## mips
module mips(clk, rstb, mem_wr_data, mem_addr, mem_rd_data, mem_wr_ena, PC);
	input wire clk, rstb;
	output wire mem_wr_ena;
	output wire [31:0] mem_wr_data, mem_addr;
	input wire [31:0] mem_rd_data;             
	output reg [31:0] PC;
   reg  [31:0] MemDataReg, InstReg, RegA, RegB, AluOut;
   wire [4:0] RegFile_WriteAddr;
   wire [31:0] RegFile_WriteData;
   wire [31:0] RegFile_Data0, RegFile_Data1, AluAMux, AluBMux;
   wire Ctl_PcWrite, Ctl_IorD, Ctl_MemRead, Ctl_MemWrite,
        Ctl_MemToReg, Ctl_IrWrite, Ctl_RegWrite;
   wire [1:0] Ctl_PcWriteCond, Ctl_PcSource, Ctl_AluSrcA, Ctl_AluSrcB, Ctl_RegDst;
   wire [2:0] Ctl_AluOp;
   wire [3:0] Ctl_State;
   wire [3:0] AluCtl_AluOpcode;
   wire Alu_Zero;
   wire [31:0] Alu_Z;
   wire [31:0] SignExtend_Out;
   assign mem_addr = Ctl_IorD ? AluOut : PC;
   assign mem_wr_data = RegB;
   assign mem_wr_ena = Ctl_MemWrite;
   assign RegFile_WriteAddr = Ctl_RegDst[1] ? 5'd31 : (Ctl_RegDst[0] ? InstReg[15:11] : InstReg[20:16]);
   assign RegFile_WriteData = Ctl_RegDst[1] ? PC : (Ctl_MemToReg ? mem_rd_data : AluOut);
   assign AluAMux = Ctl_AluSrcA[1] ? InstReg[10:6] : (Ctl_AluSrcA[0] ? RegA : PC);
   assign AluBMux = Ctl_AluSrcB[1]
      ? (Ctl_AluSrcB[0] ? {SignExtend_Out[29:0],2'b0} : SignExtend_Out)
      : (Ctl_AluSrcB[0] ? 32'd4 : RegB);
	register_file REGFILE (.cclk(clk), .rstb(rstb), .write(Ctl_RegWrite),
  ...
Size in the first run: ~8400 cells after synthesis, about 1200 flip-flops, roughly 130 I/O pins.
export LEC_CHECK = 0
export CAP_MARGIN = 15
export CORE_ASPECT_RATIO = 0.74
export CORE_MARGIN = 2
export CORE_UTILIZATION = 68
export CTS_CLUSTER_DIAMETER = 74
export CTS_CLUSTER_SIZE = 79
export GPL_TIMING_DRIVEN = 1
export HOLD_SLACK_MARGIN = 0.11
export SETUP_SLACK_MARGIN = 0.86
export SLEW_MARGIN = 20
export TNS_END_PERCENT = 65
create_clock -name core_clock -period 6.63 [get_ports {clk}]
run.sh (not shown) runs the stock make flow with config.mk's settings and CLKGATE_MAP_FILE=.
The baseline ended with an error in global routing with GRT-0116.
==> next run, changes <==
- CAP_MARGIN: 15 -> 20
- CORE_ASPECT_RATIO: 0.74 -> unset
- CORE_UTILIZATION: 68 -> 66
- CTS_CLUSTER_DIAMETER: 74 -> unset
- CTS_CLUSTER_SIZE: 79 -> unset
- GPL_TIMING_DRIVEN: 1 -> unset
- HOLD_SLACK_MARGIN: 0.11 -> unset
- SETUP_SLACK_MARGIN: 0.86 -> unset
- TNS_END_PERCENT: 65 -> unset
- clock period: 6.63 -> 10.5 ns (I/O delays scaled with it)
What happened:
- The new run failed in global routing (GRT-0116)
- die size climbs by 3.0%
- synthesized cell count does not change
- area after synthesis stays the same
==> next run, changes <==
- clock period: 10.5 -> 10.4 ns (I/O delays scaled with it)
After rerunning:
- The new run failed in global routing on GRT-0116
- synthesized area is unchanged
- die size stays the same
- synthesized cell count is unchanged
==> next run, changes <==
- CORE_UTILIZATION: 66 -> 40
- PLACE_DENSITY: unset -> 0.6
- clock period: 10.4 -> 12.8 ns (I/O delays scaled with it)
The changed run ran to the end with no violations.
Die size rose by well over a third.
Synthesized cell count does not change.
Synthesized area does not change.
==> next run, changes <==
- CORE_UTILIZATION: 40 -> 66
- CTS_CLUSTER_DIAMETER: unset -> 234
- PLACE_DENSITY: 0.6 -> unset
- SETUP_SLACK_MARGIN: unset -> 1.87
- TNS_END_PERCENT: unset -> 5
- clock period: 12.8 -> 12.3 ns (I/O delays scaled with it)
The new run stopped in global routing on ODB-0269; synthesized cell count is unchanged; area after synthesis is unchanged; die area shrinks by 39%.
==> next run, changes <==
- CTS_CLUSTER_DIAMETER: 234 -> 123
- MAX_ROUTING_LAYER: unset -> met4
- PLACE_DENSITY: unset -> 0.6
- SETUP_SLACK_MARGIN: 1.87 -> unset
- TNS_END_PERCENT: 5 -> unset
- clock period: 12.3 -> 8.99 ns (I/O delays scaled with it)
The changed run aborted during global routing with GRT-0116.
Die area is unchanged.
Area after synthesis is unchanged.
Synthesized cell count stays the same.

---

Starting RTL as in the previous note.
export LEC_CHECK = 0
export ABC_AREA = 1
export CAP_MARGIN = 15
export CORE_ASPECT_RATIO = 0.74
export CORE_MARGIN = 2
export CORE_UTILIZATION = 72
export CTS_CLUSTER_DIAMETER = 74
export CTS_CLUSTER_SIZE = 79
export GPL_TIMING_DRIVEN = 1
export HOLD_SLACK_MARGIN = 0.11
export SETUP_SLACK_MARGIN = 0.86
export SLEW_MARGIN = 10
export TNS_END_PERCENT = 85
create_clock -name core_clock -period 6.43 [get_ports {clk}]
The first run aborted during 5_1_grt, error GRT-0116.
Then changed:
- CAP_MARGIN: 15 -> 20
- CORE_ASPECT_RATIO: 0.74 -> default
- CTS_CLUSTER_DIAMETER: 74 -> default
- CTS_CLUSTER_SIZE: 79 -> 56
- GPL_TIMING_DRIVEN: 1 -> default
- HOLD_SLACK_MARGIN: 0.11 -> default
- PLACE_DENSITY: default -> 0.65
- SETUP_SLACK_MARGIN: 0.86 -> default
- SLEW_MARGIN: 10 -> 5
- TNS_END_PERCENT: 85 -> default
- clock period: 6.43 -> 5.24 ns (I/O delays scaled with it)
=> The new run failed in 5_1_grt; die size stays flat; area after synthesis does not change; synthesized cell count is unchanged.
Then changed:
- ABC_AREA: 1 -> default
- CORE_UTILIZATION: 72 -> 58
- CTS_CLUSTER_SIZE: 56 -> default
- PLACE_DENSITY: 0.65 -> 0.6
- SLEW_MARGIN: 5 -> 20
- clock period: 5.24 -> 8.99 ns (I/O delays scaled with it)
After rerunning: Now the flow completed, yet does not pass: setup timing; synthesized area grows by 2.3%; synthesized cell count shrinks by 25%; die size grows by 27%.
Then changed:
- SETUP_SLACK_MARGIN: default -> 1.35
- TNS_END_PERCENT: default -> 5
- clock period: 8.99 -> 7.25 ns (I/O delays scaled with it)
Outcome: The new run produced a layout that fails on setup timing; area after synthesis does not change; via count shrinks slightly; first-iteration DRC count shrinks by a little under a tenth; clock skew shrinks by 0.026 ns; setup slack gets worse by 1.8 ns; power grows by about a fifth; core utilization shrinks by 1.6 points; die area does not change.

---

== yarrow ==
mips again, from the RTL that the note above started with.
// mips
module mips(clk, rstb, mem_wr_data, mem_addr, mem_rd_data, mem_wr_ena, PC);
clock: 18.2 ns
lec_check: 0
abc_area: 1
cap_margin: 40
cell_pad_in_sites_global_placement: 3
core_margin: 2
core_utilization: 61
cts_cluster_size: 56
gpl_routability_driven: 0
min_routing_layer: met1
place_density_lb_addon: 0.18
slew_margin: 20
tns_end_percent: 5
Run status, yarrow: aborted in 3_1_place_gp_skip_io, error FLW-0024
The inputs of garnet differ from those of yarrow as listed below.
# yarrow
export LEC_CHECK = 0
export ABC_AREA = 1
export CAP_MARGIN = 40
export CELL_PAD_IN_SITES_GLOBAL_PLACEMENT = 3
export CORE_MARGIN = 2
export CORE_UTILIZATION = 61
export CTS_CLUSTER_SIZE = 56
export GPL_ROUTABILITY_DRIVEN = 0
export MIN_ROUTING_LAYER = met1
export PLACE_DENSITY_LB_ADDON = 0.18
export SLEW_MARGIN = 20
export TNS_END_PERCENT = 5
create_clock -name core_clock -period 18.2 [get_ports {clk}]
# garnet
export LEC_CHECK = 0
export CAP_MARGIN = 20
export CORE_MARGIN = 2
export CORE_UTILIZATION = 66
export CTS_CLUSTER_SIZE = 58
export PLACE_DENSITY = 0.6
export SLEW_MARGIN = 20
export TNS_END_PERCENT = 5
create_clock -name core_clock -period 8.99 [get_ports {clk}]
[summary]
- garnet did not finish: a tool error stopped it during 5_1_grt.
- Flow for yarrow halted at 3_1_place_gp_skip_io, error code FLW-0024.
- yarrow → garnet: die size saw a decrease, post-synth area from yosys stat picked up an extra 2.3%, synthesized area increased about 2.3%, effective utilization at floorplan went up, mux cell area share after synthesis picked up an extra 19 points.
### garnet -> violet
# garnet
export LEC_CHECK = 0
export CAP_MARGIN = 20
export CORE_MARGIN = 2
export CORE_UTILIZATION = 66
export CTS_CLUSTER_SIZE = 58
export PLACE_DENSITY = 0.6
export SLEW_MARGIN = 20
export TNS_END_PERCENT = 5
create_clock -name core_clock -period 8.99 [get_ports {clk}]
# violet
export LEC_CHECK = 0
export CAP_MARGIN = 20
export CORE_MARGIN = 2
export CORE_UTILIZATION = 65
export MAX_ROUTING_LAYER = met4
export SETUP_SLACK_MARGIN = 1.87
export SLEW_MARGIN = 20
export TNS_END_PERCENT = 5
create_clock -name core_clock -period 11.3 [get_ports {clk}]
## What came out
violet never completed; the flow aborted with a tool error in 5_1_grt.
Sort garnet and violet by total placed instance area, ascending, and violet comes first.
Re starting density of the core: garnet and violet aren't equal, and the higher value belongs to garnet.
The netlist area before placement of garnet and that of violet are within noise of each other.
Relative to violet, the following input files were edited for raven:
# violet
export LEC_CHECK = 0
export CAP_MARGIN = 20
export CORE_MARGIN = 2
export CORE_UTILIZATION = 65
export MAX_ROUTING_LAYER = met4
export SETUP_SLACK_MARGIN = 1.87
export SLEW_MARGIN = 20
export TNS_END_PERCENT = 5
create_clock -name core_clock -period 11.3 [get_ports {clk}]
# raven
export LEC_CHECK = 0
export CAP_MARGIN = 20
export CORE_MARGIN = 2
export CORE_UTILIZATION = 58
export SETUP_SLACK_MARGIN = 1.87
export SLEW_MARGIN = 20
export TNS_END_PERCENT = 5
create_clock -name core_clock -period 7.19 [get_ports {clk}]
## What came out
No crash in raven: every stage finished, but the layout fails its final checks due to setup timing. Post-CTS repair timing setup buffer count in raven vs violet: down 60. As far as number of buffers inserted by port buffering goes, raven and violet are indistinguishable; the numbers are identical. Number of instances resized during post-cts repair (lower): raven. As far as total clock sinks goes, raven and violet are indistinguishable; the numbers are identical. Number of cells after detailed placement in raven is 699 above violet. On area of the die, violet beats raven. In the reports for raven and violet, the smaller total half-perimeter wirelength after legalization and detailed placement belongs to raven. Taking violet as the reference, in raven die width went up about 6%, cell area reported after detailed placement went up about 4.3%. violet → raven: net count after synthesis stayed essentially flat; clock buffer count from CTS fell by about 12%.
Inputs modified between raven and cedar:
# raven
export LEC_CHECK = 0
export CAP_MARGIN = 20
export CORE_MARGIN = 2
export CORE_UTILIZATION = 58
export SETUP_SLACK_MARGIN = 1.87
export SLEW_MARGIN = 20
export TNS_END_PERCENT = 5
create_clock -name core_clock -period 7.19 [get_ports {clk}]
# cedar
export LEC_CHECK = 0
export CAP_MARGIN = 20
export CORE_MARGIN = 2
export CORE_UTILIZATION = 58
export SETUP_SLACK_MARGIN = 1.64
export SLEW_MARGIN = 20
export TNS_END_PERCENT = 5
create_clock -name core_clock -period 7.14 [get_ports {clk}]
Results
- The flow completed for cedar, but it is not clean: the layout still shows setup timing.
- raven: flow complete, layout not clean; failing: setup timing
- Signal arrival time at the worst endpoint was lower in cedar than in raven.
- Between cedar and raven, combinational share of power is lower for raven, cedar comes in above that.
- cedar against raven: wire length per cell went up; synthesized area did not really move; layout overhead on the synthesized area went up.
Power and IR drop assume default switching activity.
